==> design.v <==
`timescale 1ns/100ps
module ALU (OPERAND1, OPERAND2, ALU_OP, ALU_RESULT, COMPARATOR);
    input [7:0] OPERAND1, OPERAND2;              
    input [2:0] ALU_OP;                          
    output reg [7:0] ALU_RESULT;                 
    output wire COMPARATOR;                      
    wire [7:0] TEMP_FWD, TEMP_ADD, TEMP_AND, TEMP_OR;  
    assign TEMP_FWD = OPERAND2;  
    assign TEMP_ADD = OPERAND1 + OPERAND2;  
    assign TEMP_AND = OPERAND1 & OPERAND2;  
    assign TEMP_OR =  OPERAND1 | OPERAND2;  
    always @ (*) 
    begin
        case (ALU_OP)
            3'b000: begin ALU_RESULT = TEMP_FWD; end
            3'b001: begin ALU_RESULT = TEMP_ADD; end
            3'b010: begin ALU_RESULT = TEMP_OR; end
            3'b011: begin ALU_RESULT = TEMP_AND; end
            default ALU_RESULT = 8'b0;
        endcase
    end
    assign COMPARATOR = ~(ALU_RESULT[0] | ALU_RESULT[1] | ALU_RESULT[2] | ALU_RESULT[3] | ALU_RESULT[4] | ALU_RESULT[5] |ALU_RESULT[6] | ALU_RESULT[7]);
endmodule
`timescale 1ns/100ps
module REG_file(REGWRITE, REGOUT1, REGOUT2, WRITEREG, READREG1, READREG2, WRITEENABLE, CLK, RESET);
input CLK, RESET, WRITEENABLE;                               
input [7:0] REGWRITE;                                        
input [2:0] WRITEREG, READREG1, READREG2;                    
output wire [7:0] REGOUT1, REGOUT2;                          
integer i;                                                   
reg [7:0] register_array [0:7];
always @ (posedge CLK) begin
    if(RESET) begin
        for(i=0; i<8; i=i+1) begin
            register_array[i] <= 8'd0;
        end
    end
    else if(WRITEENABLE) begin
        register_array[WRITEREG] <= REGWRITE;
    end
end   
assign REGOUT1 =  register_array[READREG1];
assign REGOUT2 =  register_array[READREG2];
endmodule
`timescale 1ns/100ps
module Control_unit(
    INSTRCT_ARRAY, newPC, PC, 
    IM_INPUT, PC_offset, 
    READREG1, READREG2, WRITEREG, ALU_OP, SHIFT_AMOUNT, 
    WRITEENABLE,  ImMUX_SELECT, InvtMUX_SELECT, jump_SELECT, BEQ_SELECT, BNE_SELECT, SELECT_32x1, 
    READENABLE_CACHE, WRITEENABLE_CACHE, CACHE_BUSYWAIT, RegFileInMUX_SEL, INSTRUCT_CACHE_BUSYWAIT, 
    CLK, RESET
);
input CLK, RESET, CACHE_BUSYWAIT, INSTRUCT_CACHE_BUSYWAIT;         
input [31:0] INSTRCT_ARRAY, newPC;                                 
output reg [31:0] PC;            
output reg [2:0]  ALU_OP;        
output reg [2:0] SELECT_32x1;    
output reg ImMUX_SELECT, InvtMUX_SELECT, jump_SELECT, BEQ_SELECT, BNE_SELECT, RegFileInMUX_SEL; 
output wire READENABLE_CACHE, WRITEENABLE_CACHE;   
output wire [2:0] READREG1, READREG2, WRITEREG, SHIFT_AMOUNT;
output wire  [7:0] IM_INPUT, PC_offset;   
output wire WRITEENABLE;                 
reg REG_WRITE, MEM_READ, MEM_WRITE;      
always @ (posedge CLK) begin
  if(RESET) begin
    PC <= 32'd0;
  end
  else if(!(CACHE_BUSYWAIT | INSTRUCT_CACHE_BUSYWAIT)) begin
    PC <= newPC;
  end
end
assign WRITEREG = INSTRCT_ARRAY[18:16];      
assign READREG1 = INSTRCT_ARRAY[10:8];       
assign READREG2 = INSTRCT_ARRAY[2:0];        
assign IM_INPUT = INSTRCT_ARRAY[7:0];        
assign PC_offset = INSTRCT_ARRAY[23:16];     
assign SHIFT_AMOUNT = INSTRCT_ARRAY[2:0];    
assign READENABLE_CACHE = MEM_READ & !INSTRUCT_CACHE_BUSYWAIT;
assign WRITEENABLE_CACHE = MEM_WRITE & !INSTRUCT_CACHE_BUSYWAIT;
assign WRITEENABLE = REG_WRITE & !(CACHE_BUSYWAIT | INSTRUCT_CACHE_BUSYWAIT);
always @ (*) begin
  ALU_OP = 3'b111;
  BNE_SELECT = 1'b0;
  BEQ_SELECT = 1'b0;
  jump_SELECT = 1'b0;
  InvtMUX_SELECT = 1'b0;
  ImMUX_SELECT = 1'b0;
  SELECT_32x1 = 3'b000;
  MEM_READ = 1'b0;
  MEM_WRITE = 1'b0;
  RegFileInMUX_SEL = 1'b0;
  REG_WRITE = 1'b0;
  case(INSTRCT_ARRAY[28:24])
    5'b00000: begin ALU_OP = 3'b000; REG_WRITE = 1'b1; end                                   
    5'b00001: begin ALU_OP = 3'b000; ImMUX_SELECT = 1'b1; REG_WRITE = 1'b1; end              
    5'b00010: begin ALU_OP = 3'b001; REG_WRITE = 1'b1; end                                   
    5'b00011: begin ALU_OP = 3'b001; InvtMUX_SELECT = 1'b1; REG_WRITE = 1'b1; end            
    5'b00100: begin ALU_OP = 3'b010; REG_WRITE = 1'b1; end                                   
    5'b00101: begin ALU_OP = 3'b011; REG_WRITE = 1'b1; end                                   
    5'b00110: begin jump_SELECT = 1'b1; end                                                  
    5'b00111: begin ALU_OP = 3'b001; BEQ_SELECT = 1'b1; InvtMUX_SELECT = 1'b1; end           
    5'b01000: begin ALU_OP = 3'b001; BNE_SELECT = 1'b1; InvtMUX_SELECT = 1'b1; end           
    5'b01001: begin SELECT_32x1 = 3'b001; REG_WRITE = 1'b1; end                              
    5'b01010: begin SELECT_32x1 = 3'b010; REG_WRITE = 1'b1; end                              
    5'b01011: begin SELECT_32x1 = 3'b011; REG_WRITE = 1'b1; end                              
    5'b01100: begin SELECT_32x1 = 3'b100; REG_WRITE = 1'b1; end                              
    5'b01101: begin ALU_OP = 3'b000; ImMUX_SELECT = 1'b1; MEM_READ = 1'b1; RegFileInMUX_SEL = 1'b1; REG_WRITE = 1'b1; end   
    5'b01110: begin ALU_OP = 3'b000; MEM_READ = 1'b1; RegFileInMUX_SEL = 1'b1; REG_WRITE = 1'b1; end                        
    5'b01111: begin ALU_OP = 3'b000; ImMUX_SELECT = 1'b1; MEM_WRITE = 1'b1; RegFileInMUX_SEL = 1'b1; end                    
    5'b10000: begin ALU_OP = 3'b000; MEM_WRITE = 1'b1; RegFileInMUX_SEL = 1'b1; end                                         
    default ;                                                                                
  endcase
end
endmodule
`timescale 1ns/100ps
module Inverter(INPUT, COMPLIMENT);
  input [7:0] INPUT;               
  output reg [7:0] COMPLIMENT;     
  always @ (*) begin
    COMPLIMENT = ~INPUT + 8'b00000001;
  end
endmodule
module Inverter_MUX(INPUT, INVRTD_INPUT, OUTPUT, InvtMUX_SELECT);
  input [7:0] INPUT, INVRTD_INPUT;         
  input InvtMUX_SELECT;                    
  output reg [7:0] OUTPUT;                 
  always @ (*) begin 
    if(InvtMUX_SELECT) begin OUTPUT = INVRTD_INPUT; end
    else begin OUTPUT = INPUT; end
  end
endmodule
module Immediate_MUX(IM_INPUT, INPUT, OUTPUT, ImMUX_SELECT);
  input [7:0] IM_INPUT, INPUT;           
  input ImMUX_SELECT;                    
  output reg [7:0] OUTPUT;               
  always @ (*) begin
    if(ImMUX_SELECT) begin OUTPUT = IM_INPUT; end
    else begin OUTPUT = INPUT; end
  end
endmodule
module PC_incrementer(PC, updatedPC);
  input [31:0] PC;
  output reg [31:0] updatedPC;    
  always @ (*) begin
    updatedPC = PC + 32'd4;
  end
endmodule
module PC_updater(updatedPC, PC_offset, offsettedPC);
  input [31:0] updatedPC;            
  input [7:0] PC_offset;             
  output reg [31:0] offsettedPC;     
  always @ (*) begin
    offsettedPC = updatedPC + {{24{PC_offset[7]}}, PC_offset, 2'b00};
  end
endmodule
module PC_MUX(updatedPC, offsettedPC, PC_SELECT, newPC);
  input [31:0] updatedPC, offsettedPC;         
  input PC_SELECT;                             
  output reg [31:0] newPC;                     
  always @ (*) begin
    if(PC_SELECT) begin
      newPC = offsettedPC;
    end
    else begin newPC = updatedPC; end
  end
endmodule
module SELECT_32x8_MUX(ALU_RESULT, LSL_SHIFTER_OUT, LSR_SHIFTER_OUT, ASR_SHIFTER_OUT, ROR_SHIFTER_OUT, SELECT_32x1, SELECT_32x1_MUXOUT);
  input [7:0] ALU_RESULT, LSL_SHIFTER_OUT, LSR_SHIFTER_OUT, ASR_SHIFTER_OUT, ROR_SHIFTER_OUT;    
  input [2:0] SELECT_32x1;                   
  output reg [7:0] SELECT_32x1_MUXOUT;       
  always @ (*) begin
    if(SELECT_32x1 == 3'b000) begin SELECT_32x1_MUXOUT = ALU_RESULT; end
    else if(SELECT_32x1 == 3'b001) begin SELECT_32x1_MUXOUT = LSL_SHIFTER_OUT; end
    else if(SELECT_32x1 == 3'b010) begin SELECT_32x1_MUXOUT = LSR_SHIFTER_OUT; end
    else if(SELECT_32x1 == 3'b011) begin SELECT_32x1_MUXOUT = ASR_SHIFTER_OUT; end
    else if(SELECT_32x1 == 3'b100) begin SELECT_32x1_MUXOUT = ROR_SHIFTER_OUT; end
    else begin SELECT_32x1_MUXOUT = ALU_RESULT; end
  end
endmodule
module REGIN_MUX(SELECT_32x1_MUXOUT, DataMem_READDATA, RegFileInMUX_SEL, REGWRITE_FINAL);
  input [7:0] SELECT_32x1_MUXOUT, DataMem_READDATA;    
  input RegFileInMUX_SEL;                              
  output reg [7:0] REGWRITE_FINAL;                     
  always @ (*) begin
    if(RegFileInMUX_SEL) begin
      REGWRITE_FINAL = DataMem_READDATA;
    end
    else begin
      REGWRITE_FINAL = SELECT_32x1_MUXOUT;
    end
  end
endmodule
`timescale 1ns/100ps
module MUX_2x1 (INPUT1, INPUT2, OUTPUT, SELECT );
    input INPUT1, INPUT2, SELECT;
    output wire OUTPUT;
    assign OUTPUT = (SELECT) ? INPUT1 : INPUT2;
endmodule
module barrelShifter_LSL( INPUT, SHIFTED_OUTPUT, SHIFT_AMOUNT);        
  input  [7:0] INPUT;                    
  output  [7:0] SHIFTED_OUTPUT;          
  input [2:0] SHIFT_AMOUNT;              
  wire [7:0] INTERIM_1,INTERIM_2;        
  MUX_2x1 MUX_C0R0 (1'b0,  INPUT[0], INTERIM_1[0], SHIFT_AMOUNT[0]); 
  MUX_2x1 MUX_C0R1 (INPUT[0], INPUT[1], INTERIM_1[1], SHIFT_AMOUNT[0]); 
  MUX_2x1 MUX_C0R2 (INPUT[1], INPUT[2], INTERIM_1[2], SHIFT_AMOUNT[0]); 
  MUX_2x1 MUX_C0R3 (INPUT[2], INPUT[3], INTERIM_1[3], SHIFT_AMOUNT[0]); 
  MUX_2x1 MUX_C0R4 (INPUT[3], INPUT[4], INTERIM_1[4], SHIFT_AMOUNT[0]); 
  MUX_2x1 MUX_C0R5 (INPUT[4], INPUT[5], INTERIM_1[5], SHIFT_AMOUNT[0]); 
  MUX_2x1 MUX_C0R6 (INPUT[5], INPUT[6], INTERIM_1[6], SHIFT_AMOUNT[0]); 
  MUX_2x1 MUX_C0R7 (INPUT[6], INPUT[7], INTERIM_1[7], SHIFT_AMOUNT[0]); 
  MUX_2x1 MUX_C1R0 (1'b0  , INTERIM_1[0], INTERIM_2[0], SHIFT_AMOUNT[1]); 
  MUX_2x1 MUX_C1R1 (1'b0  , INTERIM_1[1], INTERIM_2[1], SHIFT_AMOUNT[1]); 
  MUX_2x1 MUX_C1R2 (INTERIM_1[0], INTERIM_1[2], INTERIM_2[2], SHIFT_AMOUNT[1]); 
  MUX_2x1 MUX_C1R3 (INTERIM_1[1], INTERIM_1[3], INTERIM_2[3], SHIFT_AMOUNT[1]); 
  MUX_2x1 MUX_C1R4 (INTERIM_1[2], INTERIM_1[4], INTERIM_2[4], SHIFT_AMOUNT[1]); 
  MUX_2x1 MUX_C1R5 (INTERIM_1[3], INTERIM_1[5], INTERIM_2[5], SHIFT_AMOUNT[1]); 
  MUX_2x1 MUX_C1R6 (INTERIM_1[4], INTERIM_1[6], INTERIM_2[6], SHIFT_AMOUNT[1]); 
  MUX_2x1 MUX_C1R7 (INTERIM_1[5], INTERIM_1[7], INTERIM_2[7], SHIFT_AMOUNT[1]); 
  MUX_2x1 MUX_C2R0 (1'b0  , INTERIM_2[0], SHIFTED_OUTPUT[0], SHIFT_AMOUNT[2]); 
  MUX_2x1 MUX_C2R1 (1'b0  , INTERIM_2[1], SHIFTED_OUTPUT[1], SHIFT_AMOUNT[2]); 
  MUX_2x1 MUX_C2R2 (1'b0  , INTERIM_2[2], SHIFTED_OUTPUT[2], SHIFT_AMOUNT[2]); 
  MUX_2x1 MUX_C2R3 (1'b0  , INTERIM_2[3], SHIFTED_OUTPUT[3], SHIFT_AMOUNT[2]); 
  MUX_2x1 MUX_C2R4 (INTERIM_2[0], INTERIM_2[4], SHIFTED_OUTPUT[4], SHIFT_AMOUNT[2]); 
  MUX_2x1 MUX_C2R5 (INTERIM_2[1], INTERIM_2[5], SHIFTED_OUTPUT[5], SHIFT_AMOUNT[2]); 
  MUX_2x1 MUX_C2R6 (INTERIM_2[2], INTERIM_2[6], SHIFTED_OUTPUT[6], SHIFT_AMOUNT[2]); 
  MUX_2x1 MUX_C2R7 (INTERIM_2[3], INTERIM_2[7], SHIFTED_OUTPUT[7], SHIFT_AMOUNT[2]); 
endmodule
module barrelShifter_LSR( INPUT, SHIFTED_OUTPUT, SHIFT_AMOUNT);        
  input  [7:0] INPUT;                    
  output  [7:0] SHIFTED_OUTPUT;          
  input [2:0] SHIFT_AMOUNT;              
  wire [7:0] INTERIM_1,INTERIM_2;        
  MUX_2x1 MUX_C0R0 (1'b0,  INPUT[7], INTERIM_1[0], SHIFT_AMOUNT[0]); 
  MUX_2x1 MUX_C0R1 (INPUT[7], INPUT[6], INTERIM_1[1], SHIFT_AMOUNT[0]); 
  MUX_2x1 MUX_C0R2 (INPUT[6], INPUT[5], INTERIM_1[2], SHIFT_AMOUNT[0]); 
  MUX_2x1 MUX_C0R3 (INPUT[5], INPUT[4], INTERIM_1[3], SHIFT_AMOUNT[0]); 
  MUX_2x1 MUX_C0R4 (INPUT[4], INPUT[3], INTERIM_1[4], SHIFT_AMOUNT[0]); 
  MUX_2x1 MUX_C0R5 (INPUT[3], INPUT[2], INTERIM_1[5], SHIFT_AMOUNT[0]); 
  MUX_2x1 MUX_C0R6 (INPUT[2], INPUT[1], INTERIM_1[6], SHIFT_AMOUNT[0]); 
  MUX_2x1 MUX_C0R7 (INPUT[1], INPUT[0], INTERIM_1[7], SHIFT_AMOUNT[0]); 
  MUX_2x1 MUX_C1R0 (1'b0  , INTERIM_1[0], INTERIM_2[0], SHIFT_AMOUNT[1]); 
  MUX_2x1 MUX_C1R1 (1'b0  , INTERIM_1[1], INTERIM_2[1], SHIFT_AMOUNT[1]); 
  MUX_2x1 MUX_C1R2 (INTERIM_1[0], INTERIM_1[2], INTERIM_2[2], SHIFT_AMOUNT[1]); 
  MUX_2x1 MUX_C1R3 (INTERIM_1[1], INTERIM_1[3], INTERIM_2[3], SHIFT_AMOUNT[1]); 
  MUX_2x1 MUX_C1R4 (INTERIM_1[2], INTERIM_1[4], INTERIM_2[4], SHIFT_AMOUNT[1]); 
  MUX_2x1 MUX_C1R5 (INTERIM_1[3], INTERIM_1[5], INTERIM_2[5], SHIFT_AMOUNT[1]); 
  MUX_2x1 MUX_C1R6 (INTERIM_1[4], INTERIM_1[6], INTERIM_2[6], SHIFT_AMOUNT[1]); 
  MUX_2x1 MUX_C1R7 (INTERIM_1[5], INTERIM_1[7], INTERIM_2[7], SHIFT_AMOUNT[1]); 
  MUX_2x1 MUX_C2R0 (1'b0  , INTERIM_2[0], SHIFTED_OUTPUT[7], SHIFT_AMOUNT[2]); 
  MUX_2x1 MUX_C2R1 (1'b0  , INTERIM_2[1], SHIFTED_OUTPUT[6], SHIFT_AMOUNT[2]); 
  MUX_2x1 MUX_C2R2 (1'b0  , INTERIM_2[2], SHIFTED_OUTPUT[5], SHIFT_AMOUNT[2]); 
  MUX_2x1 MUX_C2R3 (1'b0  , INTERIM_2[3], SHIFTED_OUTPUT[4], SHIFT_AMOUNT[2]); 
  MUX_2x1 MUX_C2R4 (INTERIM_2[0], INTERIM_2[4], SHIFTED_OUTPUT[3], SHIFT_AMOUNT[2]); 
  MUX_2x1 MUX_C2R5 (INTERIM_2[1], INTERIM_2[5], SHIFTED_OUTPUT[2], SHIFT_AMOUNT[2]); 
  MUX_2x1 MUX_C2R6 (INTERIM_2[2], INTERIM_2[6], SHIFTED_OUTPUT[1], SHIFT_AMOUNT[2]); 
  MUX_2x1 MUX_C2R7 (INTERIM_2[3], INTERIM_2[7], SHIFTED_OUTPUT[0], SHIFT_AMOUNT[2]); 
endmodule
module barrelShifter_ASR( INPUT, SHIFTED_OUTPUT, SHIFT_AMOUNT);        
  input  [7:0] INPUT;                    
  output  [7:0] SHIFTED_OUTPUT;          
  input [2:0] SHIFT_AMOUNT;              
  wire [7:0] INTERIM_1,INTERIM_2;        
  MUX_2x1 MUX_C0R0 (INPUT[7],  INPUT[7], INTERIM_1[0], SHIFT_AMOUNT[0]); 
  MUX_2x1 MUX_C0R1 (INPUT[7], INPUT[6], INTERIM_1[1], SHIFT_AMOUNT[0]); 
  MUX_2x1 MUX_C0R2 (INPUT[6], INPUT[5], INTERIM_1[2], SHIFT_AMOUNT[0]); 
  MUX_2x1 MUX_C0R3 (INPUT[5], INPUT[4], INTERIM_1[3], SHIFT_AMOUNT[0]); 
  MUX_2x1 MUX_C0R4 (INPUT[4], INPUT[3], INTERIM_1[4], SHIFT_AMOUNT[0]); 
  MUX_2x1 MUX_C0R5 (INPUT[3], INPUT[2], INTERIM_1[5], SHIFT_AMOUNT[0]); 
  MUX_2x1 MUX_C0R6 (INPUT[2], INPUT[1], INTERIM_1[6], SHIFT_AMOUNT[0]); 
  MUX_2x1 MUX_C0R7 (INPUT[1], INPUT[0], INTERIM_1[7], SHIFT_AMOUNT[0]); 
  MUX_2x1 MUX_C1R0 (INPUT[7], INTERIM_1[0], INTERIM_2[0], SHIFT_AMOUNT[1]); 
  MUX_2x1 MUX_C1R1 (INPUT[7], INTERIM_1[1], INTERIM_2[1], SHIFT_AMOUNT[1]); 
  MUX_2x1 MUX_C1R2 (INTERIM_1[0], INTERIM_1[2], INTERIM_2[2], SHIFT_AMOUNT[1]); 
  MUX_2x1 MUX_C1R3 (INTERIM_1[1], INTERIM_1[3], INTERIM_2[3], SHIFT_AMOUNT[1]); 
  MUX_2x1 MUX_C1R4 (INTERIM_1[2], INTERIM_1[4], INTERIM_2[4], SHIFT_AMOUNT[1]); 
  MUX_2x1 MUX_C1R5 (INTERIM_1[3], INTERIM_1[5], INTERIM_2[5], SHIFT_AMOUNT[1]); 
  MUX_2x1 MUX_C1R6 (INTERIM_1[4], INTERIM_1[6], INTERIM_2[6], SHIFT_AMOUNT[1]); 
  MUX_2x1 MUX_C1R7 (INTERIM_1[5], INTERIM_1[7], INTERIM_2[7], SHIFT_AMOUNT[1]); 
  MUX_2x1 MUX_C2R0 (INPUT[7], INTERIM_2[0], SHIFTED_OUTPUT[7], SHIFT_AMOUNT[2]); 
  MUX_2x1 MUX_C2R1 (INPUT[7], INTERIM_2[1], SHIFTED_OUTPUT[6], SHIFT_AMOUNT[2]); 
  MUX_2x1 MUX_C2R2 (INPUT[7], INTERIM_2[2], SHIFTED_OUTPUT[5], SHIFT_AMOUNT[2]); 
  MUX_2x1 MUX_C2R3 (INPUT[7], INTERIM_2[3], SHIFTED_OUTPUT[4], SHIFT_AMOUNT[2]); 
  MUX_2x1 MUX_C2R4 (INTERIM_2[0], INTERIM_2[4], SHIFTED_OUTPUT[3], SHIFT_AMOUNT[2]); 
  MUX_2x1 MUX_C2R5 (INTERIM_2[1], INTERIM_2[5], SHIFTED_OUTPUT[2], SHIFT_AMOUNT[2]); 
  MUX_2x1 MUX_C2R6 (INTERIM_2[2], INTERIM_2[6], SHIFTED_OUTPUT[1], SHIFT_AMOUNT[2]); 
  MUX_2x1 MUX_C2R7 (INTERIM_2[3], INTERIM_2[7], SHIFTED_OUTPUT[0], SHIFT_AMOUNT[2]); 
endmodule
`timescale 1ns/100ps
module Rotate_Right(INPUT, SHIFTED_OUTPUT, SHIFT_AMOUNT);
    input [7:0] INPUT;                   
    input [2:0] SHIFT_AMOUNT;            
    output reg [7:0] SHIFTED_OUTPUT;     
    always @ (*) begin
      case(SHIFT_AMOUNT)
        3'b000: begin SHIFTED_OUTPUT = INPUT; end
        3'b001: begin SHIFTED_OUTPUT = {INPUT[0], INPUT[7:1]}; end
        3'b010: begin SHIFTED_OUTPUT = {INPUT[1:0], INPUT[7:2]}; end
        3'b011: begin SHIFTED_OUTPUT = {INPUT[2:0], INPUT[7:3]}; end
        3'b100: begin SHIFTED_OUTPUT = {INPUT[3:0], INPUT[7:4]}; end
        3'b101: begin SHIFTED_OUTPUT = {INPUT[4:0], INPUT[7:5]}; end
        3'b110: begin SHIFTED_OUTPUT = {INPUT[5:0], INPUT[7:6]}; end
        3'b111: begin SHIFTED_OUTPUT = {INPUT[6:0], INPUT[7]}; end
      endcase
    end
endmodule
`timescale 1ns/100ps
module CPU(PC, INSTRCT_ARRAY, CLK, RESET, READENABLE_CACHE, WRITEENABLE_CACHE, ALU_RESULT, REGOUT1, CACHE_READDATA, CACHE_BUSYWAIT, INSTRUCT_CACHE_BUSYWAIT,
           RET_VALID, RF_WE, RF_WADDR, RF_WDATA);
    input [31:0] INSTRCT_ARRAY;                                          
    input CLK, RESET, CACHE_BUSYWAIT, INSTRUCT_CACHE_BUSYWAIT;           
    input [7:0] CACHE_READDATA;                                          
    output [31:0] PC;                    
    output wire READENABLE_CACHE, WRITEENABLE_CACHE;   
    output wire [7:0] ALU_RESULT, REGOUT1;             
    output wire RET_VALID, RF_WE;
    output wire [2:0] RF_WADDR;
    output wire [7:0] RF_WDATA;
    wire [7:0]   REGOUT2, OPERAND1, OPERAND2,   REGWRITE_FINAL;    
    wire [7:0] SHIFT_LSL, SHIFT_LSR, SHIFT_ASR, SHIFT_ROR, LSL_SHIFTER_OUT, LSR_SHIFTER_OUT, ASR_SHIFTER_OUT, ROR_SHIFTER_OUT;
    wire [7:0] COMPLIMENT, Inverter_MUX_OUT, IM_INPUT, PC_offset;
    wire [7:0] SELECT_32x1_MUXOUT;       
    wire [2:0] READREG1, READREG2, WRITEREG, ALU_OP, SHIFT_AMOUNT;
    wire [2:0] SELECT_32x1;                
    wire WRITEENABLE, bneAND_OUT, InvtMUX_SELECT, ImMUX_SELECT, PC_SELECT, COMPARATOR, beqAND_OUT, jump_SELECT, BEQ_SELECT, BNE_SELECT;
    wire RegFileInMUX_SEL;          
    wire [31:0] updatedPC, offsettedPC, newPC;     
    assign SHIFT_LSL = REGOUT1;   
    assign SHIFT_LSR = REGOUT1;   
    assign SHIFT_ASR = REGOUT1;   
    assign  SHIFT_ROR = REGOUT1;     
    PC_incrementer myPC_Incrementer(PC, updatedPC);
    PC_updater myPC_updater(updatedPC, PC_offset, offsettedPC);
    PC_MUX myPC_MUX(updatedPC, offsettedPC, PC_SELECT, newPC);
    Control_unit myControl_unit(
        INSTRCT_ARRAY, newPC, PC, 
        IM_INPUT, PC_offset, 
        READREG1, READREG2, WRITEREG, ALU_OP, SHIFT_AMOUNT, 
        WRITEENABLE,  ImMUX_SELECT, InvtMUX_SELECT, jump_SELECT, BEQ_SELECT, BNE_SELECT, SELECT_32x1, 
        READENABLE_CACHE, WRITEENABLE_CACHE, CACHE_BUSYWAIT, RegFileInMUX_SEL, INSTRUCT_CACHE_BUSYWAIT, 
        CLK, RESET );
    REG_file myREG_file(REGWRITE_FINAL, REGOUT1, REGOUT2, WRITEREG, READREG1, READREG2, WRITEENABLE, CLK, RESET);
    Inverter myInverter(REGOUT2, COMPLIMENT);
    Inverter_MUX myInverter_MUX(REGOUT2, COMPLIMENT, Inverter_MUX_OUT, InvtMUX_SELECT);
    Immediate_MUX myImmediate_MUX(IM_INPUT, Inverter_MUX_OUT, OPERAND2, ImMUX_SELECT); 
    barrelShifter_LSL myBarrelShifter_LSL(SHIFT_LSL, LSL_SHIFTER_OUT, SHIFT_AMOUNT);
    barrelShifter_LSR myBarrelShifter_LSR(SHIFT_LSR, LSR_SHIFTER_OUT, SHIFT_AMOUNT);
    barrelShifter_ASR myBarrelShifter_ASR(SHIFT_ASR, ASR_SHIFTER_OUT, SHIFT_AMOUNT);
    Rotate_Right myRotate_Right(SHIFT_ROR, ROR_SHIFTER_OUT, SHIFT_AMOUNT);
    ALU myALU(REGOUT1, OPERAND2, ALU_OP, ALU_RESULT, COMPARATOR);
    SELECT_32x8_MUX mySELECT_32x8_MUX(ALU_RESULT, LSL_SHIFTER_OUT, LSR_SHIFTER_OUT, ASR_SHIFTER_OUT, ROR_SHIFTER_OUT, SELECT_32x1, SELECT_32x1_MUXOUT);
    REGIN_MUX myREGIN_MUX(SELECT_32x1_MUXOUT, CACHE_READDATA, RegFileInMUX_SEL, REGWRITE_FINAL);
    and myAND_BEQ(beqAND_OUT, COMPARATOR, BEQ_SELECT);
    and myAND_BNE(bneAND_OUT, ~COMPARATOR, BNE_SELECT); 
    or myOR(PC_SELECT, beqAND_OUT, bneAND_OUT, jump_SELECT);
    assign RET_VALID = !(CACHE_BUSYWAIT | INSTRUCT_CACHE_BUSYWAIT);
    assign RF_WE = WRITEENABLE;
    assign RF_WADDR = WRITEREG;
    assign RF_WDATA = REGWRITE_FINAL;
endmodule
`timescale 1ns/100ps
module Cache_Controller(ADDRESS, CACHE_WRITEDATA, MEM_READDATA, MEM_BUSYWAIT, READENABLE_CACHE, WRITEENABLE_CACHE,
                        MEM_ADDRESS, MEM_WRITEDATA, READENABLE_MEM, WRITEENABLE_MEM, CACHE_BUSYWAIT, CACHE_READDATA,
                        CLK, RESET);
    input CLK, RESET;
    input READENABLE_CACHE, WRITEENABLE_CACHE, MEM_BUSYWAIT;
    input [7:0] CACHE_WRITEDATA, ADDRESS;
    input [31:0] MEM_READDATA;
    output wire CACHE_BUSYWAIT ; 
    output reg READENABLE_MEM, WRITEENABLE_MEM;
    output reg [7:0] CACHE_READDATA;
    output reg [31:0] MEM_WRITEDATA;
    output reg [5:0] MEM_ADDRESS;
    wire Cache_HIT;                      
    reg [31:0] Cache_table [7:0];        
    reg [2:0] Tag_array [7:0];           
    reg [7:0] ValidBit_array;            
    reg [7:0] DirtyBit_array;            
    wire [2:0] TAG;
    wire VALID, DIRTY;
    assign TAG = Tag_array[ADDRESS[4:2]];             
    assign VALID = ValidBit_array[ADDRESS[4:2]];      
    assign DIRTY = DirtyBit_array[ADDRESS[4:2]];      
    assign Cache_HIT = (TAG == ADDRESS[7:5] && VALID) ? 1'b1 : 1'b0;
    assign CACHE_BUSYWAIT = (READENABLE_CACHE || WRITEENABLE_CACHE) && !Cache_HIT;
    always @ (*) begin
        case(ADDRESS[1:0])
            2'b00: begin CACHE_READDATA = Cache_table[ADDRESS[4:2]][7:0]; end
            2'b01: begin CACHE_READDATA = Cache_table[ADDRESS[4:2]][15:8]; end
            2'b10: begin CACHE_READDATA = Cache_table[ADDRESS[4:2]][23:16]; end
            default: begin CACHE_READDATA = Cache_table[ADDRESS[4:2]][31:24]; end
        endcase
    end  
    parameter IDLE = 2'b00, MEM_READ = 2'b01, MEM_WRITEBACK = 2'b10;
    reg [1:0] state, next_state;
    always @ (*)
    begin
        case (state)
            IDLE:
                if((READENABLE_CACHE || WRITEENABLE_CACHE) && !DIRTY && !Cache_HIT)  
                    next_state = MEM_READ;
                else if((READENABLE_CACHE || WRITEENABLE_CACHE) && DIRTY && !Cache_HIT)
                    next_state = MEM_WRITEBACK;
                else
                    next_state = IDLE;
            MEM_READ:
                if (!MEM_BUSYWAIT)
                    next_state = IDLE;
                else  
                    next_state = MEM_READ;
            MEM_WRITEBACK:
                if(!MEM_BUSYWAIT)
                    next_state = MEM_READ;
                else
                    next_state = MEM_WRITEBACK;
            default:
                next_state = IDLE;
        endcase
    end
    always @ (*)
    begin
        case(state)
            MEM_READ: 
            begin
                READENABLE_MEM = 1'b1;                       
                WRITEENABLE_MEM = 1'b0;                      
                MEM_ADDRESS = ADDRESS[7:2];                  
                MEM_WRITEDATA = 32'd0;
            end
            MEM_WRITEBACK:
            begin
                READENABLE_MEM = 1'b0;                       
                WRITEENABLE_MEM = 1'b1;                      
                MEM_ADDRESS = {TAG, ADDRESS[4:2]};           
                MEM_WRITEDATA = Cache_table[ADDRESS[4:2]];   
            end
            default:
            begin
                READENABLE_MEM = 1'b0;                       
                WRITEENABLE_MEM = 1'b0;                      
                MEM_ADDRESS = 6'd0;
                MEM_WRITEDATA = 32'd0;
            end
        endcase
    end
    always @(posedge CLK)
    begin
        if(RESET) begin
            state <= IDLE;
            ValidBit_array <= 8'd0;
            DirtyBit_array <= 8'd0;
        end
        else begin
            state <= next_state;
            if(state == IDLE && Cache_HIT && WRITEENABLE_CACHE)
                DirtyBit_array[ADDRESS[4:2]] <= 1'b1;
            if(state == MEM_READ && !MEM_BUSYWAIT) begin
                DirtyBit_array[ADDRESS[4:2]] <= 1'b0;
                ValidBit_array[ADDRESS[4:2]] <= 1'b1;
            end
        end
    end
    always @(posedge CLK)
    begin
        if(!RESET) begin
            if(state == IDLE && Cache_HIT && WRITEENABLE_CACHE) begin
                case(ADDRESS[1:0])
                    2'b11: begin Cache_table[ADDRESS[4:2]][31:24] <= CACHE_WRITEDATA; end
                    2'b10: begin Cache_table[ADDRESS[4:2]][23:16] <= CACHE_WRITEDATA; end
                    2'b01: begin Cache_table[ADDRESS[4:2]][15:8] <= CACHE_WRITEDATA; end
                    default: begin Cache_table[ADDRESS[4:2]][7:0] <= CACHE_WRITEDATA; end
                endcase
            end
            if(state == MEM_READ && !MEM_BUSYWAIT) begin
                Cache_table[ADDRESS[4:2]] <= MEM_READDATA;
                Tag_array[ADDRESS[4:2]] <= ADDRESS[7:5];
            end
        end
    end
endmodule
`timescale 1ns/100ps
module Instruct_Cache_Controller(INSTRUCT_ADDRESS, INSTRUCT_MEM_BUSYWAIT, INSTRUCT_MEM_READDATA, INSTRUCT_CACHE_BUSYWAIT, INSTRUCT_MEM_READENABLE, INSTRUCTION, INSTRUCT_MEM_ADDRESS, CLK, RESET);
    input CLK, RESET;
    input INSTRUCT_MEM_BUSYWAIT; 
    input [9:0] INSTRUCT_ADDRESS;
    input [127:0] INSTRUCT_MEM_READDATA;
    output wire INSTRUCT_CACHE_BUSYWAIT;
    output reg INSTRUCT_MEM_READENABLE;
    output reg [31:0] INSTRUCTION;
    output reg [5:0] INSTRUCT_MEM_ADDRESS;
    wire Cache_HIT;                     
    reg [127:0] Cache_table [7:0];        
    reg [2:0] Tag_array [7:0];           
    reg [7:0] ValidBit_array;            
    wire [2:0] TAG;
    wire VALID;
    assign TAG = Tag_array[INSTRUCT_ADDRESS[6:4]];             
    assign VALID = ValidBit_array[INSTRUCT_ADDRESS[6:4]];      
    assign Cache_HIT = (TAG == INSTRUCT_ADDRESS[9:7] && VALID) ? 1'b1 : 1'b0;
    assign INSTRUCT_CACHE_BUSYWAIT = !Cache_HIT;
    always @ (*) begin
        case(INSTRUCT_ADDRESS[3:2])
            2'b00: begin INSTRUCTION = Cache_table[INSTRUCT_ADDRESS[6:4]][31:0]; end
            2'b01: begin INSTRUCTION = Cache_table[INSTRUCT_ADDRESS[6:4]][63:32]; end
            2'b10: begin INSTRUCTION = Cache_table[INSTRUCT_ADDRESS[6:4]][95:64]; end
            default: begin INSTRUCTION = Cache_table[INSTRUCT_ADDRESS[6:4]][127:96]; end
        endcase
    end  
    always @ (posedge CLK) begin
        if(RESET) begin
            ValidBit_array <= 8'd0;
            INSTRUCT_MEM_READENABLE <= 1'b0;
            INSTRUCT_MEM_ADDRESS <= 6'd0;
        end
        else if(INSTRUCT_MEM_READENABLE) begin
            if(!INSTRUCT_MEM_BUSYWAIT) begin
                ValidBit_array[INSTRUCT_ADDRESS[6:4]] <= 1'b1;                   
                INSTRUCT_MEM_READENABLE <= 1'b0;                                 
            end
        end
        else if(!Cache_HIT) begin
            INSTRUCT_MEM_READENABLE <= 1'b1;
            INSTRUCT_MEM_ADDRESS <= INSTRUCT_ADDRESS[9:4];
        end
    end
    always @ (posedge CLK) begin
        if(!RESET && INSTRUCT_MEM_READENABLE && !INSTRUCT_MEM_BUSYWAIT) begin
            Cache_table[INSTRUCT_ADDRESS[6:4]] <= INSTRUCT_MEM_READDATA;    
            Tag_array[INSTRUCT_ADDRESS[6:4]] <= INSTRUCT_ADDRESS[9:7];      
        end
    end
endmodule
`timescale 1ns/100ps
module cpu_system(
    input          clk,
    input          reset,
    output         imem_read,
    output [5:0]   imem_addr,
    input  [127:0] imem_rdata,
    input          imem_busywait,
    output         dmem_read,
    output         dmem_write,
    output [5:0]   dmem_addr,
    output [31:0]  dmem_wdata,
    input  [31:0]  dmem_rdata,
    input          dmem_busywait,
    output         ret_valid,
    output [31:0]  ret_pc,
    output         ret_rf_we,
    output [2:0]   ret_rf_waddr,
    output [7:0]   ret_rf_wdata
);
    wire [31:0] PC, INSTRUCTION;
    wire [7:0] ALU_RESULT, REGOUT1, CACHE_READDATA;
    wire READENABLE_CACHE, WRITEENABLE_CACHE, CACHE_BUSYWAIT, INSTRUCT_CACHE_BUSYWAIT;
    CPU myCPU(PC, INSTRUCTION, clk, reset, READENABLE_CACHE, WRITEENABLE_CACHE, ALU_RESULT, REGOUT1, CACHE_READDATA, CACHE_BUSYWAIT, INSTRUCT_CACHE_BUSYWAIT,
              ret_valid, ret_rf_we, ret_rf_waddr, ret_rf_wdata);
    Instruct_Cache_Controller myInstruct_Cache_Controller(PC[9:0], imem_busywait, imem_rdata, INSTRUCT_CACHE_BUSYWAIT, imem_read, INSTRUCTION, imem_addr, clk, reset);
    Cache_Controller myCache_Controller(ALU_RESULT, REGOUT1, dmem_rdata, dmem_busywait, READENABLE_CACHE, WRITEENABLE_CACHE,
                                        dmem_addr, dmem_wdata, dmem_read, dmem_write, CACHE_BUSYWAIT, CACHE_READDATA,
                                        clk, reset);
    assign ret_pc = PC;
endmodule
==> run.sh <==
#!/bin/bash
# the make line also repeats each setting of config.mk as NAME=value (left out here)
make -C /OpenROAD-flow-scripts/flow DESIGN_CONFIG=/design/flow/config.mk WORK_HOME=/design/flow/orfs CLKGATE_MAP_FILE= finish
==> config.mk <==
export PLATFORM = sky130hd
export DESIGN_NAME = cpu_system
export DESIGN_NICKNAME = cpu_system
export VERILOG_FILES = /design/flow/design.v
export SDC_FILE = /design/flow/constraint.sdc
export NUM_CORES = 4
export LEC_CHECK = 0
export ABC_AREA = 1
export CAP_MARGIN = 20
export CORE_MARGIN = 2
export CORE_UTILIZATION = 70
export CTS_CLUSTER_SIZE = 39
export SLEW_MARGIN = 20
==> constraint.sdc <==
create_clock -name core_clock -period 2.65 [get_ports {clk}]
set_input_delay 0.5300 -clock core_clock [delete_from_list [all_inputs] [get_ports {clk}]]
set_output_delay 0.5300 -clock core_clock [all_outputs]
set_load 0.01 [all_outputs]
==> impl_report.txt, run 1 <==
RUN METRICS
----------------------------------------------------
[Logic synthesis]
  Share of synthesized cell area in full adder, half adder and majority cells ........................ 1.50%
  Synth Instances ........................ 5,468
  Yosys stat cell total ........................ 5,468
  Fraction of the mapped netlist area in simple logic gates ........................ 19.7%
  Dominant non-sequential cell family after synthesis ........................ simple AND/OR/NAND/NOR gates
  Post-synth cell types ........................ a little under 70
  Register share after synthesis ........................ between 60 and 70%
  Count of yosys warnings during synthesis ........................ 14
  Aoi/oai-family share of the synthesized area ........................ 9.48%
  Largest cells by area ........................ sky130_fd_sc_hd__edfxtp_1, sky130_fd_sc_hd__nand2_1, sky130_fd_sc_hd__nor2_1
  Post-synth top area share ........................ about three fifths
  Cell with the most instances after synthesis ........................ sky130_fd_sc_hd__nand2_1
  Average footprint of a synthesized cell ........................ between 10 and 15 µm²
  Area fraction in xor and xnor cells ........................ 0.859%
  EDFF count, synth ........................ between 1,000 and 1,500
  Commonest cells post-synth ........................ sky130_fd_sc_hd__nand2_1, sky130_fd_sc_hd__edfxtp_1, sky130_fd_sc_hd__nor2_1, sky130_fd_sc_hd__o21ai_0, sky130_fd_sc_hd__nand3_1
  Yosys chip area ........................ 0.0561 mm²
  Multiplexer share ........................ 0%
  Post-synthesis cell area ........................ 0.0561 mm²
  Flops out of synthesis ........................ 1,203
  Dominant Register Cell ........................ sky130_fd_sc_hd__edfxtp_1
  Yosys top cell by area ........................ sky130_fd_sc_hd__edfxtp_1
  Proportion of register bits with asynchronous set or reset after synthesis ........................ 0%

[Placement]
  Placed Cells incl. Taps ........................ 7,235
  Setup slack after placement ........................ -3.67 ns
  Placed instance area ........................ about 0.066 mm²
  Last weighted congestion value of the routability-driven placer ........................ 0.957
  Post-detailed-placement half-perimeter wirelength ........................ between 100,000 and 150,000 µm
  Tally of buffers added on design ports ........................ 221

[Clock tree]
  Number of buffers inserted during clock tree synthesis ........................ 113
  Number of buffers on the longest clock path ........................ 3
  Cell at the root of the clock tree ........................ sky130_fd_sc_hd__clkbuf_16
  Clock net sink count ........................ 1,203
  Cts-stage hold buffer count ........................ 0
  Number of levels the H-tree was split into ........................ 3

[Floorplanning]
  Area of the die ........................ 0.0824 mm²
  Core utilization at floorplan ........................ 70.8%
  Die y size ........................ 287 µm
  Core box area ........................ 0.0791 mm²
  Row cnt ........................ 103
  Horizontal die dimension ........................ approximately 290 µm
  Total I/O pin count ........................ 256

[Status]
  Last stage the flow got to ........................ global routing (5_1_grt)
  Run status ........................ did not finish

----------------------------------------------------
repair_timing:
action                                  4_1_cts
pin swaps                                    81
endpoints found under the setup margin      798
cloned                                       24
setup buffers                                67
resized                                     531
per-stage QoR:
stage	hold slack, ns	TNS [ns]
after global placement	0.434	-1798.29
after detailed placement	0.441	-1917.94
after CTS	0.450	-1824.34
after floorplan	0.422	-2598.36
==> run 2: changes to the inputs <==
Settings changed: CORE_ASPECT_RATIO from default to 0.73, CORE_UTILIZATION 70 to 72, CTS_CLUSTER_DIAMETER from default to 394, CTS_CLUSTER_SIZE 39 to 11, PLACE_DENSITY from default to 0.42, SETUP_SLACK_MARGIN from default to 1.59, TNS_END_PERCENT from default to 5.
Clock period 2.65 ns to 5.4 ns, I/O delays scaled along.
==> impl_report.txt, run 2 <==
FLOW METRICS REPORT
----------------------------------------------------
[Logic synthesis]
  Multiplexer share ........................ 0%
  Share of synthesized cell area in full adder, half adder and majority cells ........................ 1.50%
  Commonest cells post-synth ........................ sky130_fd_sc_hd__nand2_1, sky130_fd_sc_hd__edfxtp_1, sky130_fd_sc_hd__nor2_1, sky130_fd_sc_hd__o21ai_0, sky130_fd_sc_hd__nand3_1
  Count of yosys warnings during synthesis ........................ 14
  Area fraction in xor and xnor cells ........................ 0.859%
  Yosys chip area ........................ 0.0561 mm²
  Aoi/oai-family share of the synthesized area ........................ 9.48%
  Dominant Register Cell ........................ sky130_fd_sc_hd__edfxtp_1
  Cell with the most instances after synthesis ........................ sky130_fd_sc_hd__nand2_1
  Largest cells by area ........................ sky130_fd_sc_hd__edfxtp_1, sky130_fd_sc_hd__nand2_1, sky130_fd_sc_hd__nor2_1
  Synth Instances ........................ approximately 5,500
  Yosys stat cell total ........................ 5,468
  Fraction of the mapped netlist area in simple logic gates ........................ between 10% and 20%
  Post-synth cell types ........................ roughly 68
  Register share after synthesis ........................ 63.2%
  Dominant non-sequential cell family after synthesis ........................ simple AND/OR/NAND/NOR gates
  Post-synth top area share ........................ 60.9%
  Yosys top cell by area ........................ sky130_fd_sc_hd__edfxtp_1
  Post-synthesis cell area ........................ about 0.056 mm²
  EDFF count, synth ........................ 1,136
  Flops out of synthesis ........................ 1,203
  Proportion of register bits with asynchronous set or reset after synthesis ........................ 0%
  Average footprint of a synthesized cell ........................ around 10 µm²

[Floorplanning]
  Row cnt ........................ 87
  Die y size ........................ 242 µm
  Area of the die ........................ 0.0801 mm²
  Core utilization at floorplan ........................ 72.6%
  Core box area ........................ 0.0772 mm²
  Horizontal die dimension ........................ around 330 µm
  Total I/O pin count ........................ 256

[Flow run]
  Max-Cap Viols ........................ 0
  Tool Warnings ........................ 94

[Worst setup path]
  Required time at the worst-slack endpoint ........................ 4.32 ns
  Worst reg2reg path depth ........................ 42
  Setup slack of the most critical reg-to-reg path ........................ -1.64 ns
  Arrival time of data at the critical path endpoint ........................ roughly 6.5 ns
  Levels on crit path ........................ 39
  Biggest cell delay along the critical path ........................ 0.37 ns
  Kind of end point of the critical path ........................ primary output
  Buffers and inverters on the worst path ........................ 11
  Cell class contributing the biggest share of worst-path delay ........................ simple AND/OR/NAND/NOR gates
  Largest driver fanout on the critical path ........................ 16
  Worst setup path class ........................ reg2out
  End point of the critical path ........................ ret_rf_wdata[6]
  Category of the worst setup path launch point ........................ register
  Crit-path most repeated cell ........................ sky130_fd_sc_hd__nand2_1
  Critical register-to-register path endpoint ........................ myCPU.myREG_file.register_array[0][5]
  Cell type of the slowest stage on the worst timing path ........................ sky130_fd_sc_hd__dfxtp_4

[Placement]
  Last weighted congestion value of the routability-driven placer ........................ 1.01
  Tally of buffers added on design ports ........................ around 220
  Post-detailed-placement half-perimeter wirelength ........................ 108,000 µm

[Global routing]
  Total Routing Usage GR ........................ a little under half
  Largest net degree at the start of global routing ........................ between 150 and 200
  Gr ovfl total ........................ 0
  Via count of the first global-routing pass ........................ between 40,000 and 50,000
  Global-route wire length before repair ........................ about 280,000 µm
  Antenna violations before repair ........................ 17

[Clock tree]
  Cts-stage hold buffer count ........................ 0
  Number of buffers on the longest clock path ........................ 3
  Worst-Skew Late Latency ........................ 0.75 ns
  Cell at the root of the clock tree ........................ sky130_fd_sc_hd__clkbuf_16
  Clock slew at reported path FFs ........................ 0.07 ns
  Clock tree from TritonCTS ........................ built
  Clock net sink count ........................ 1,203
  Number of buffers inserted during clock tree synthesis ........................ 119
  Number of levels the H-tree was split into ........................ 3

[Status]
  Run status ........................ failed layout checks
  Causes of the layout check failure .................... setup timing

[Final timing]
  Hold_ws ........................ 0.461 ns
  Final worst slack ........................ -2.20 ns
  Setup TNS Final ........................ -635.80 ns
  Min cycle time layout ........................ roughly 7.6 ns
  Setup repair after global routing missed its margin ........................ true
  Final Cycle Share ........................ 141%
  Total count of max-transition violations in the final report ........................ 0
  Transition time at the pin with the least slew margin ........................ 1.07 ns
  Worst relative slew slack ........................ 28.9%
  Endpoints failing hold ........................ 0
  Clock tree skew after final layout ........................ 0.0619 ns
  Highest Clock Rate ........................ 132 MHz
  Final count of negative-setup-slack endpoints ........................ 517

[Hold path]
  Worst hold stages ........................ 2
  Hold crit path type ........................ reg2reg

[Routing]
  Iteration tally of the first detailed-router pass ........................ 23
  Violation count after the first detailed-route iteration ........................ about 10,000
  Final routed wire length divided by cell count ........................ 27.6 µm
  Post-route DRC ........................ 0
  Post-route antenna net violation count ........................ 0
  Routed wire length ........................ 203,000 µm
  Vias post-DR ........................ 50,700
  Number of vias per cell ........................ about 7

[Finish]
  Area growth from synthesis to layout ........................ 25.5%
  Number of fill cells in the layout ........................ 2,881
  Number of nets in the finished design ........................ 6,481

----------------------------------------------------
## run 2: through the flow
step / util, % / instance area, µm² / instances / setup WS (ns)
floorplan: - / 56300 / 5469 / -0.534
global placement: 81.8 / 63200 / 7011 / -1.47
detailed placement: 81.9 / 63200 / 7012 / -1.67
CTS: 89.2 / 68900 / 7287 / -1.63
global route: 91.1 / 70300 / 7337 / -2.27
finish: 91.2 / 70400 / 7340 / -2.20
## run 2: per-layer routing
metal	up-vias	global-route usage, %	wire length, µm
met5	-	0	96
li1	20500	-	-
met1	23300	63.4	65800
met2	5464	67.9	86100
met4	14	19.9	14100
met3	1396	16.8	36900
## run 2: area by class of cell
| cell class | instances | area, µm² | area share (%) |
|---|---|---|---|
| diodes | 9 | 22.5 | 0.0320 |
| clock buffers | 171 | 3170 | 4.51 |
| clock inverters | 7 | 123 | 0.174 |
| inverters | 337 | 1350 | 1.92 |
| multi-input cells | 3627 | 19500 | 27.7 |
| flip-flops and latches | 1203 | 35500 | 50.4 |
| well taps | 1023 | 1280 | 1.82 |
| repair buffers | 961 | 9440 | 13.4 |
| repair inverters | 2 | 25.0 | 0.0356 |
## run 2: what timing repair did
| item | 4_1_cts | 5_1_grt |
|---|---|---|
| buffers inserted | 69 | 40 |
| pin swaps | 115 | 103 |
| setup endpoints to repair | 765 | 766 |
| cloned | 28 | 4 |
| gates resized | 526 | 309 |
==> run 3: changes to the inputs <==
Settings changed: ABC_AREA 1 to default, CORE_ASPECT_RATIO 0.73 to default, CORE_UTILIZATION 72 to 40, CTS_CLUSTER_DIAMETER 394 to default, CTS_CLUSTER_SIZE 11 to default, PLACE_DENSITY 0.42 to default, SETUP_SLACK_MARGIN 1.59 to 2.52, TNS_END_PERCENT 5 to default.
Clock period 5.4 ns to 9.72 ns, I/O delays scaled along.
==> impl_report.txt, run 3 <==
FLOW METRICS REPORT
----------------------------------------------------
[Logic synthesis]
  Flops out of synthesis ........................ 1,203
  Largest cells by area ........................ sky130_fd_sc_hd__edfxtp_1, sky130_fd_sc_hd__mux4_2, sky130_fd_sc_hd__mux2i_1
  Cell with the most instances after synthesis ........................ sky130_fd_sc_hd__edfxtp_1
  Yosys chip area ........................ 0.0536 mm²
  Average footprint of a synthesized cell ........................ 15.0 µm²
  Synth Instances ........................ 3,587
  Yosys top cell by area ........................ sky130_fd_sc_hd__edfxtp_1
  Yosys stat cell total ........................ about 3,600
  EDFF count, synth ........................ 1,136
  Aoi/oai-family share of the synthesized area ........................ 7.51%
  Count of yosys warnings during synthesis ........................ 14
  Post-synth top area share ........................ between 60 and 70%
  Area fraction in xor and xnor cells ........................ 1.16%
  Register share after synthesis ........................ around two thirds
  Multiplexer share ........................ between 10% and 20%
  Proportion of register bits with asynchronous set or reset after synthesis ........................ 0%
  Share of synthesized cell area in full adder, half adder and majority cells ........................ 1.59%
  Commonest cells post-synth ........................ sky130_fd_sc_hd__edfxtp_1, sky130_fd_sc_hd__nand2_1, sky130_fd_sc_hd__mux2i_1, sky130_fd_sc_hd__mux4_2, sky130_fd_sc_hd__nor2_1
  Post-synthesis cell area ........................ 0.0536 mm²
  Dominant Register Cell ........................ sky130_fd_sc_hd__edfxtp_1
  Dominant non-sequential cell family after synthesis ........................ multiplexers
  Fraction of the mapped netlist area in simple logic gates ........................ 8.80%
  Post-synth cell types ........................ around 120

[Final timing]
  Hold_ws ........................ 0.470 ns
  Total count of max-transition violations in the final report ........................ 0
  Endpoints failing hold ........................ 0
  Worst relative slew slack ........................ 34.4%
  Final count of negative-setup-slack endpoints ........................ 0
  Min cycle time layout ........................ 9.48 ns
  Final Cycle Share ........................ 97.5%
  Setup repair after global routing missed its margin ........................ true
  Highest Clock Rate ........................ 105 MHz
  Final worst slack ........................ between 0.2 and 0.25 ns
  Clock tree skew after final layout ........................ 0.0313 ns
  Transition time at the pin with the least slew margin ........................ 0.983 ns
  Setup TNS Final ........................ 0 ns

[Finish]
  Tally of non-filler cells in the final layout ........................ slightly above 6,000
  Non-Filler Cell Area, Final ........................ 0.0682 mm²
  Number of nets in the finished design ........................ 4,458
  Area growth from synthesis to layout ........................ 27.2%
  Number of fill cells in the layout ........................ 11,000
  Area taken by flip-flops and latches ........................ 0.0355 mm²
  Area of the multi-input gates ........................ 0.0185 mm²

[Global routing]
  Global-route wire length before repair ........................ 225,000 µm
  Antenna violations before repair ........................ 18
  Via count of the first global-routing pass ........................ 33,900
  Gr ovfl total ........................ 0
  Total Routing Usage GR ........................ 22.1%
  Largest net degree at the start of global routing ........................ 85

[Placement]
  Post-detailed-placement half-perimeter wirelength ........................ roughly 94,000 µm
  Last weighted congestion value of the routability-driven placer ........................ 0.902
  Tally of buffers added on design ports ........................ 221
  Setup slack after placement ........................ -0.0854 ns
  Placed Cells incl. Taps ........................ 5,606
  Placed instance area ........................ 0.0594 mm²

[Floorplanning]
  Row cnt ........................ ~130
  Core utilization at floorplan ........................ 40.2%
  Die y size ........................ approximately 370 µm
  Core box area ........................ 0.133 mm²
  Area of the die ........................ 0.137 mm²
  Total I/O pin count ........................ 256
  Horizontal die dimension ........................ about 370 µm

[Hold path]
  Worst hold stages ........................ 2
  Hold-critical path endpoint ........................ myInstruct_Cache_Controller.ValidBit_array[1]
  Hold crit path type ........................ reg2reg
  Min-delay src ........................ myInstruct_Cache_Controller.ValidBit_array[1]

[Clock tree]
  Number of levels the H-tree was split into ........................ 4
  Clock slew at reported path FFs ........................ around 0.060 ns
  Number of buffers inserted during clock tree synthesis ........................ about 130
  Cell at the root of the clock tree ........................ sky130_fd_sc_hd__clkbuf_16
  Number of buffers on the longest clock path ........................ 3
  Clock net sink count ........................ 1,203
  Worst-Skew Late Latency ........................ 0.78 ns
  Clock tree from TritonCTS ........................ built

[Worst setup path]
  Levels on crit path ........................ 33
  Cell class contributing the biggest share of worst-path delay ........................ AND-OR/OR-AND gates
  Arrival time of data at the critical path endpoint ........................ between 7 and 8 ns
  End point of the critical path ........................ ret_rf_wdata[7]
  Category of the worst setup path launch point ........................ register
  Critical register-to-register path endpoint ........................ myCPU.myREG_file.register_array[7][1]
  Worst reg2reg path depth ........................ 35
  Biggest cell delay along the critical path ........................ 0.54 ns
  Largest driver fanout on the critical path ........................ 5
  Setup slack of the most critical reg-to-reg path ........................ 2.20 ns
  Required time at the worst-slack endpoint ........................ 7.78 ns
  Kind of end point of the critical path ........................ primary output
  Cell type of the slowest stage on the worst timing path ........................ sky130_fd_sc_hd__mux4_2
  Buffers and inverters on the worst path ........................ 10
  Worst setup path class ........................ reg2out

[Flow run]
  Tool Warnings ........................ 84
  Max-Cap Viols ........................ 0

[Routing]
  Final routed wire length divided by cell count ........................ 25.5 µm
  Post-route antenna net violation count ........................ 0
  Routed wire length ........................ 156,000 µm
  Number of vias per cell ........................ 5.72
  Post-route DRC ........................ 0
  Iteration tally of the first detailed-router pass ........................ 8
  Vias post-DR ........................ 34,900
  Violation count after the first detailed-route iteration ........................ 3,420

[Status]
  Run status ........................ finished clean

----------------------------------------------------
-- run 3: routing by layer --
| layer | up-vias | routed length [µm] | GRT usage (%) |
|---|---|---|---|
| met5 | - | 152 | 0 |
| met4 | 22 | 5660 | 8.27 |
| met3 | 337 | 11700 | 4.12 |
| met2 | 1418 | 74400 | 35.6 |
| met1 | 17800 | 63900 | 29.9 |
| li1 | 15400 | - | - |
-- run 3: through the flow --
step                      util (%)
after CTS                     49.9
after detailed placement      44.6
after floorplan                  -
after global placement        44.6
after global routing          51.2
final                         51.2
-- run 3: repair_timing --
item | CTS | global route
hold buffers | 0 | 0
setup buffers | 164 | 72
endpoints found under the hold margin | 0 | 0
endpoints found under the setup margin | 474 | 472
gates resized | 401 | 243
pin swaps | 81 | 124
cloned | 12 | 8
-- run 3: cell type report --
class / count / area share [%]
Antenna cell: 5 / 0.0183
Clock inverter: 82 / 1.20
Timing Repair inverter: 1 / 0.0128
Tap cell: 1768 / 3.24
Sequential cell: 1203 / 52.0
Clock buffer: 157 / 5.13
Inverter: 67 / 0.424
Timing Repair Buffer: 702 / 10.8
Multi-Input combinational cell: 2121 / 27.2
==> run 4: changes to the inputs <==
Settings changed: CELL_PAD_IN_SITES_DETAIL_PLACEMENT from default to 1, CORE_UTILIZATION 40 to 67, GPL_ROUTABILITY_DRIVEN from default to 0, GPL_TIMING_DRIVEN from default to 1, HOLD_SLACK_MARGIN from default to 0.07, MIN_ROUTING_LAYER from default to met2, SETUP_SLACK_MARGIN 2.52 to default, TNS_END_PERCENT from default to 50.
Clock period 9.72 ns to 9.51 ns, I/O delays scaled along.
==> impl_report.txt, run 4 <==
RUN METRICS
----------------------------------------------------
[Status]
  Run status ........................ did not finish
  Last stage the flow got to ........................ clock tree synthesis (4_1_cts)
  First Err ........................ [ERROR DPL-0033] detailed placement checks failed during check placement.

[Logic synthesis]
  Yosys chip area ........................ 0.0536 mm²
  Average footprint of a synthesized cell ........................ 15.0 µm²
  Count of yosys warnings during synthesis ........................ 14
  Cell with the most instances after synthesis ........................ sky130_fd_sc_hd__edfxtp_1
  Post-synth top area share ........................ between 60% and 70%
  Post-synthesis cell area ........................ 0.0536 mm²
  Share of synthesized cell area in full adder, half adder and majority cells ........................ 1.59%
  Dominant Register Cell ........................ sky130_fd_sc_hd__edfxtp_1
  Multiplexer share ........................ 12.4%
  Largest cells by area ........................ sky130_fd_sc_hd__edfxtp_1, sky130_fd_sc_hd__mux4_2, sky130_fd_sc_hd__mux2i_1
  Dominant non-sequential cell family after synthesis ........................ multiplexers
  Yosys top cell by area ........................ sky130_fd_sc_hd__edfxtp_1
  Flops out of synthesis ........................ 1,203
  Area fraction in xor and xnor cells ........................ 1.16%
  Commonest cells post-synth ........................ sky130_fd_sc_hd__edfxtp_1, sky130_fd_sc_hd__nand2_1, sky130_fd_sc_hd__mux2i_1, sky130_fd_sc_hd__mux4_2, sky130_fd_sc_hd__nor2_1
  Aoi/oai-family share of the synthesized area ........................ 7.51%
  Yosys stat cell total ........................ 3,587
  Synth Instances ........................ between 3,000 and 4,000
  Register share after synthesis ........................ between 60% and 70%
  Fraction of the mapped netlist area in simple logic gates ........................ under 10%
  EDFF count, synth ........................ 1,136
  Proportion of register bits with asynchronous set or reset after synthesis ........................ 0%
  Post-synth cell types ........................ 117

[Floorplanning]
  Row cnt ........................ 103
  Area of the die ........................ 0.0823 mm²
  Core box area ........................ about 0.08 mm²
  Total I/O pin count ........................ between 200 and 300
  Horizontal die dimension ........................ roughly 290 µm
  Core utilization at floorplan ........................ 67.8%
  Die y size ........................ between 200 and 300 µm

[Placement]
  Placed instance area ........................ 0.0581 mm²
  Tally of buffers added on design ports ........................ ~220
  Post-detailed-placement half-perimeter wirelength ........................ 114,000 µm
  Setup slack after placement ........................ -0.438 ns

----------------------------------------------------
==> run 4: stage by stage <==
step | std cells | util, %
3_3_place_gp | 4888 | 73.4
2_1_floorplan | 3588 | -
3_5_place_dp | 4888 | 73.4
==> run 5: changes to the inputs <==
Settings changed: CELL_PAD_IN_SITES_DETAIL_PLACEMENT 1 to default, CELL_PAD_IN_SITES_GLOBAL_PLACEMENT from default to 0, CORE_UTILIZATION 67 to 70, CTS_CLUSTER_SIZE from default to 20, GPL_TIMING_DRIVEN 1 to default, HOLD_SLACK_MARGIN 0.07 to default, MIN_ROUTING_LAYER met2 to met1, PLACE_DENSITY from default to 0.61, SETUP_SLACK_MARGIN from default to 1.39, TNS_END_PERCENT 50 to default.
Clock period 9.51 ns to 5.4 ns, I/O delays scaled along.
==> impl_report.txt, run 5 <==
RUN METRICS
----------------------------------------------------
[Status]
  Run status ........................ did not finish
  Last stage the flow got to ........................ global routing (5_1_grt)
  First Err ........................ [ERROR GRT-0232] Routing congestion too high. Check the congestion heatmap in the GUI.

[Clock tree]
  Number of buffers on the longest clock path ........................ 3
  Cell at the root of the clock tree ........................ sky130_fd_sc_hd__clkbuf_16
  Number of buffers inserted during clock tree synthesis ........................ 112
  Number of levels the H-tree was split into ........................ 3
  Clock net sink count ........................ 1,203

[Logic synthesis]
  Commonest cells post-synth ........................ sky130_fd_sc_hd__edfxtp_1, sky130_fd_sc_hd__nand2_1, sky130_fd_sc_hd__mux2i_1, sky130_fd_sc_hd__mux4_2, sky130_fd_sc_hd__nor2_1
  Flops out of synthesis ........................ 1,203
  Dominant Register Cell ........................ sky130_fd_sc_hd__edfxtp_1
  Proportion of register bits with asynchronous set or reset after synthesis ........................ 0%
  Multiplexer share ........................ 12.4%
  Count of yosys warnings during synthesis ........................ 14
  Yosys top cell by area ........................ sky130_fd_sc_hd__edfxtp_1
  Aoi/oai-family share of the synthesized area ........................ 7.51%
  Yosys chip area ........................ 0.0536 mm²
  Fraction of the mapped netlist area in simple logic gates ........................ under 10%
  Area fraction in xor and xnor cells ........................ 1.16%
  Share of synthesized cell area in full adder, half adder and majority cells ........................ 1.59%
  Largest cells by area ........................ sky130_fd_sc_hd__edfxtp_1, sky130_fd_sc_hd__mux4_2, sky130_fd_sc_hd__mux2i_1
  Cell with the most instances after synthesis ........................ sky130_fd_sc_hd__edfxtp_1
  EDFF count, synth ........................ 1,136
  Register share after synthesis ........................ 66.1%
  Average footprint of a synthesized cell ........................ 15.0 µm²
  Dominant non-sequential cell family after synthesis ........................ multiplexers
  Yosys stat cell total ........................ around 3,600
  Post-synthesis cell area ........................ 0.0536 mm²
  Synth Instances ........................ 3,587
  Post-synth cell types ........................ 117
  Post-synth top area share ........................ 63.6%

[Floorplanning]
  Row cnt ........................ 101
  Die y size ........................ 281 µm
  Horizontal die dimension ........................ 281 µm
  Core box area ........................ 0.0759 mm²
  Total I/O pin count ........................ 256
  Area of the die ........................ 0.0789 mm²
  Core utilization at floorplan ........................ 70.6%

[Global routing]
  Total Routing Usage GR ........................ 69.5%
  Gr ovfl total ........................ 37

[Placement]
  Post-detailed-placement half-perimeter wirelength ........................ 104,000 µm
  Tally of buffers added on design ports ........................ 221
  Placed Cells incl. Taps ........................ 5,283
  Setup slack after placement ........................ -2.91 ns

----------------------------------------------------
==> run 5: metal layers <==
metal / GRT overflow / track usage, %
met1: 1 / 71.2
met2: 25 / 88.8
met3: 0 / 48.7
met4: 11 / 66.8
met5: 0 / 29.1
==> run 5: metrics by stage <==
step	instance area, µm²	setup TNS [ns]	hold slack [ns]
after CTS	68900	-932.46	0.469
after detailed placement	62600	-1008.54	0.456
after global placement	62600	-890.43	0.446
after floorplan	55100	-1101.66	0.429
==> run 5: timing repair <==
action	in CTS
resized	520
setup buffers	119
endpoints found under the setup margin	798
pin swaps	110
hold buffers	0
gates cloned	10
endpoints found under the hold margin	0
